build 40:
// conv_top
module conv_top (
   input  logic         clk,
   input  logic         rst,
   input  logic [511:0] image,
   input  logic [71:0]  kernel,
   output logic [287:0] conv_out,
   output logic         layer_done_out
);
logic [0:7][0:7][7:0] image_a;
logic [0:2][0:2][7:0] kernel_a;
logic [0:5][0:5][7:0] conv_out_a;
always_comb begin
   for (int r=0; r<8; r++)
      for (int c=0; c<8; c++)
         image_a[r][c] = image[(r*8+c)*8 +: 8];
   for (int i=0; i<3; i++)
      for (int j=0; j<3; j++)
         kernel_a[i][j] = kernel[(i*3+j)*8 +: 8];
   for (int r=0; r<6; r++)
      for (int c=0; c<6; c++)
         conv_out[(r*6+c)*8 +: 8] = conv_out_a[r][c];
end
conv_layer #(
   .KERNEL_SIZE (3),
   .IMGCOL      (8),
   .IMGROW      (8),
   .DATA_WIDTH  (8),
   .KDATA_WIDTH (8),
   .ACTIVATION  ("RELU")
) u_conv_layer (
   .clk            (clk),
   .rst            (rst),
   .image          (image_a),
   .kernel         (kernel_a),
   .conv_out       (conv_out_a),
   .layer_done_out (layer_done_out)
);
endmodule
==> flow/config.mk <==
export PLATFORM = sky130hd
export DESIGN_NAME = conv_top
export DESIGN_NICKNAME = conv_top
export VERILOG_FILES = /design/flow/design.v
export SDC_FILE = /design/flow/constraint.sdc
export NUM_CORES = 4
export LEC_CHECK = 0
export CAP_MARGIN = 5
export CORE_MARGIN = 2
export CORE_UTILIZATION = 72
export CTS_CLUSTER_DIAMETER = 363
export CTS_CLUSTER_SIZE = 97
export PLACE_DENSITY = 0.38
export SETUP_SLACK_MARGIN = -0.52
export SLEW_MARGIN = 20
export TNS_END_PERCENT = 10
==> flow/constraint.sdc <==
create_clock -name core_clock -period 5.31 [get_ports {clk}]
set_input_delay 1.0620 -clock core_clock [delete_from_list [all_inputs] [get_ports {clk}]]
set_output_delay 1.0620 -clock core_clock [all_outputs]
set_load 0.01 [all_outputs]
run.sh (not shown) runs the stock make flow with config.mk's settings and CLKGATE_MAP_FILE=.
Build 40 did not finish; a tool error ended it in 5_1_grt.
Changes in build 62 relative to build 40:
- changing CORE_UTILIZATION from 72 to 57
- changing TNS_END_PERCENT from 10 to 5
- setting GPL_ROUTABILITY_DRIVEN to 1 for the first time
- removing PLACE_DENSITY (formerly 0.38)
- changing CAP_MARGIN from 5 to 20
- setting MAX_ROUTING_LAYER to met5 for the first time
- setting CELL_PAD_IN_SITES_DETAIL_PLACEMENT to 0 for the first time
- changing CTS_CLUSTER_SIZE from 97 to 59
- setting CORE_ASPECT_RATIO to 0.63 for the first time
- changing SETUP_SLACK_MARGIN from -0.52 to 1.1
- removing CTS_CLUSTER_DIAMETER (formerly 363)
- changing the clock period (ns, I/O delays scaled along) from 5.31 to 5.84
The flow ended early for build 40: it failed with a tool error in 5_1_grt.
Completing all stages was not enough for build 62: its layout failed the final checks because of setup timing.
Status: count of state elements after synthesis parity (build 40, build 62)
Changes observed in build 62 relative to build 40: HPWL reported at the end of detailed placement now smaller; post-synthesis chip area from yosys now sits at about the same level; fraction of synthesized cell area in xor and xnor cells did not really move; chip height down about 11%; total die size picked up an extra about 26%.
As far as number of buffers inserted for hold repair after clock tree synthesis goes, build 40 and build 62 are indistinguishable; the numbers are identical.
diff inputs: build 62 => build 43
- CORE_UTILIZATION: 57 -> 33
- MAX_ROUTING_LAYER: met5 -> unset
- TNS_END_PERCENT: 5 -> unset
- GPL_ROUTABILITY_DRIVEN: 1 -> unset
- CTS_CLUSTER_SIZE: 59 -> unset
- CORE_ASPECT_RATIO: 0.63 -> unset
- PLACE_DENSITY: unset -> 0.6
- SETUP_SLACK_MARGIN: 1.1 -> unset
- CELL_PAD_IN_SITES_DETAIL_PLACEMENT: 0 -> unset
- the clock period (ns, I/O delays scaled along): 5.84 -> 10.4
==> results <==
Build 43: flow completed, timing, DRC and antenna clean. Delta (build 43 minus build 62): global-route congestion overflow total essentially unchanged; wire length of the first global-routing pass decreased 14 mm. NOTE: global-route usage over all layers in build 43 falls short of that of build 62.

---

Starting RTL as in the previous note.
Settings: LEC_CHECK=0, CAP_MARGIN=20, CORE_MARGIN=2, CORE_UTILIZATION=65, CTS_CLUSTER_SIZE=46, PLACE_DENSITY=0.6, SLEW_MARGIN=20; clock period 8.97 ns.
The baseline completed, yet does not pass: negative setup slack.
Change:
Settings changed: CORE_ASPECT_RATIO set to 1.87, CORE_UTILIZATION 65 to 66, CTS_CLUSTER_DIAMETER set to 216, CTS_CLUSTER_SIZE 46 to 50, HOLD_SLACK_MARGIN set to 0.29, MIN_ROUTING_LAYER set to met2, PLACE_DENSITY 0.6 to unset, PLACE_DENSITY_LB_ADDON set to 0.29, SETUP_SLACK_MARGIN set to -0.79, TNS_END_PERCENT set to 25.
Clock period 8.97 ns to 11.0 ns, I/O delays scaled along.
Now the flow died in global routing (5_1_grt) (GRT-0116).
Die size drops by 1.4%.
Synthesized area is unchanged.
Synthesized cell count stays the same.

---

## try-violet
conv_top again, from the RTL that the note above started with.
make LEC_CHECK=0 CAP_MARGIN=20 CORE_MARGIN=2 CORE_UTILIZATION=40 PLACE_DENSITY=0.6 SLEW_MARGIN=20 finish   # period 10.4 ns
try-violet went all the way through the flow, and no timing, DRC or antenna check failed.
Input changes introduced in try-xenon (baseline for comparison: try-violet):
Settings: putting GPL_ROUTABILITY_DRIVEN at 1 where nothing was set; swapping 40 for 58 in CORE_UTILIZATION; putting CELL_PAD_IN_SITES_DETAIL_PLACEMENT at 0 where nothing was set; putting TNS_END_PERCENT at 5 where nothing was set; putting CTS_CLUSTER_SIZE at 59 where nothing was set; putting CORE_ASPECT_RATIO at 1.29 where nothing was set; clearing PLACE_DENSITY, which used to be 0.6; putting SETUP_SLACK_MARGIN at 0.27 where nothing was set; putting MAX_ROUTING_LAYER at met4 where nothing was set; swapping 10.4 for 5.84 in the clock period (ns, I/O delays scaled along).
[summary]
[flow] try-xenon | stages: complete | final checks: fail | reason: capacitance limit, slew limit, setup timing. try-violet | stages: all done | timing, DRC, antenna: all pass. Delta (try-xenon minus try-violet): post-route fraction of the period consumed by the critical path now sits higher; total die size now sits lower; maximum number of pins on one net before global-route repair now sits higher. Run comparison: try-xenon highest routing layer actually used met4; try-violet highest routing layer actually used met5. try-xenon ends up with lower area of the core than try-violet does. Number of failing setup endpoints in the final timing report delta for try-xenon relative to try-violet: 305 higher.
[inputs] try-sierra vs try-xenon
Settings: removing CORE_ASPECT_RATIO (formerly 1.29); removing MAX_ROUTING_LAYER (formerly met4); removing TNS_END_PERCENT (formerly 5); removing GPL_ROUTABILITY_DRIVEN (formerly 1); changing SETUP_SLACK_MARGIN from 0.27 to 1.0; removing CELL_PAD_IN_SITES_DETAIL_PLACEMENT (formerly 0); removing CTS_CLUSTER_SIZE (formerly 59); changing the clock period (ns, I/O delays scaled along) from 5.84 to 6.62.
## What came out
try-sierra: complete, dirty (setup timing)
Final critical-path required period | try-sierra below try-xenon
For die size, try-xenon and try-sierra come out practically identical.
After synthesis and placement, the instance count of try-sierra is below that of try-xenon.
Against try-xenon, try-sierra reports a slew at the pin closest to its max-slew limit that is lower.
Fmax: try-sierra higher than try-xenon
Going from try-xenon to try-sierra, distinct cell type count of the synthesized netlist barely changed.
Edits applied to the flow inputs when going from try-sierra to try-delta:
Settings: SETUP_SLACK_MARGIN no longer set, was 1.0; the clock period (ns, I/O delays scaled along) now 5.8, was 6.62.
Ran to the end and failed final checks on setup timing: try-delta. Slowest library cell on the worst path: o41a_1 -> try-delta, dfrtp_1 -> try-sierra. Per the comparison of try-delta with try-sierra, first-iteration DRC count shows an increase of 1974, total length of routed met3 wires shows an increase of 47%. try-delta vs. try-sierra: area of all placed cells without fillers rose by 0.0016 mm², antenna diode instance count rose by 110%, total vias in the final route rose by about 9%, number of fillers in the final layout fell by about 9%, non-clock buffering overhead in the final layout rose by 2.5 points.

---

Setup of sierra:
Starting RTL as in the previous note.
Design conv_top, start of the top module:
module conv_top (
   input  logic         clk,
   input  logic         rst,
   input  logic [511:0] image,
   input  logic [71:0]  kernel,
   output logic [287:0] conv_out,
   output logic         layer_done_out
);
Settings: LEC_CHECK=0, CAP_MARGIN=20, CORE_MARGIN=2, CORE_UTILIZATION=58, SETUP_SLACK_MARGIN=0.33, SLEW_MARGIN=35; clock period 5.81 ns.
[flow] sierra | stages: complete | final checks: fail | reason: negative setup slack
Input changes introduced in cedar (baseline for comparison: sierra):
-- flow/config.mk --
<<< sierra, line 9
>>> cedar, line 9
export CELL_PAD_IN_SITES_DETAIL_PLACEMENT = 0
export CORE_ASPECT_RATIO = 1.29
<<< sierra, line 10
export CORE_UTILIZATION = 58
export SETUP_SLACK_MARGIN = 0.33
export SLEW_MARGIN = 35
>>> cedar, line 12
export CORE_UTILIZATION = 70
export CTS_CLUSTER_SIZE = 59
export GPL_ROUTABILITY_DRIVEN = 1
export MAX_ROUTING_LAYER = met4
export SETUP_SLACK_MARGIN = 0.27
export SLEW_MARGIN = 20
export TNS_END_PERCENT = 85
==> flow/constraint.sdc <==
create_clock -name core_clock -period 9.84 [get_ports {clk}]
set_input_delay 1.9680 -clock core_clock [delete_from_list [all_inputs] [get_ports {clk}]]
set_output_delay 1.9680 -clock core_clock [all_outputs]
set_load 0.01 [all_outputs]
--- outcome ---
- cedar did not run to completion, as it errored out during 5_1_grt.
- Summary of cedar over sierra: horizontal die size moved down, post-synthesis chip area from yosys level, post-synthesis instance total level.
- Instance area after placement: cedar < sierra
- Die area (higher): sierra
- Initial core utilization for cedar: 12 points up relative to sierra
- cedar vs sierra: post-CTS setup repair buffer count down in cedar
- In cedar, placed wire-length estimate after detailed placement is higher than in sierra.
The following lists how tundra was set up differently from cedar:
==> flow/config.mk <==
export PLATFORM = sky130hd
export DESIGN_NAME = conv_top
export DESIGN_NICKNAME = conv_top
export VERILOG_FILES = /design/flow/design.v
export SDC_FILE = /design/flow/constraint.sdc
export NUM_CORES = 4
export LEC_CHECK = 0
export CAP_MARGIN = 20
export CORE_MARGIN = 2
export CORE_UTILIZATION = 72
export CTS_CLUSTER_DIAMETER = 230
export CTS_CLUSTER_SIZE = 100
export MAX_ROUTING_LAYER = met4
export PLACE_DENSITY = 0.35
export SETUP_SLACK_MARGIN = 1.74
export SLEW_MARGIN = 20
export TNS_END_PERCENT = 5
==> flow/constraint.sdc <==
create_clock -name core_clock -period 5.96 [get_ports {clk}]
set_input_delay 1.1920 -clock core_clock [delete_from_list [all_inputs] [get_ports {clk}]]
set_output_delay 1.1920 -clock core_clock [all_outputs]
set_load 0.01 [all_outputs]
## What came out
- tundra vs cedar — die span in x rose 12%.
- In the flow results for cedar and tundra, the starting density of the core is smaller on cedar.
- Status(tundra) = ERROR, stage = 5_1_grt
- cedar -> tundra: fraction of synthesized cell area in xor and xnor cells delta 0, exact match
## Diff of input files: xenon against tundra
-- flow/config.mk --
<<< tundra, line 12
export CTS_CLUSTER_SIZE = 100
>>> xenon, line 12
<<< tundra, line 14
export PLACE_DENSITY = 0.35
>>> xenon, line 13
export PLACE_DENSITY_LB_ADDON = 0.0
==> results <==
- xenon got as far as 5_1_grt, where a tool error ended the run.
- xenon vs tundra, weighted congestion at the end of routability-driven global placement went down by about 6%.
- tundra -> xenon: quantity of hold-fixing buffers added after cts delta 0, exact match
- From xenon to tundra, synthesized instance count did not move at all.
- Compared with tundra, xenon shows a number of clock buffers inserted by TritonCTS that is 48 higher.
- Comparing xenon with tundra, the total placed cells including tap cells came out essentially unchanged.
- In terms of standard cell area after detailed placement, tundra and xenon differ only marginally.
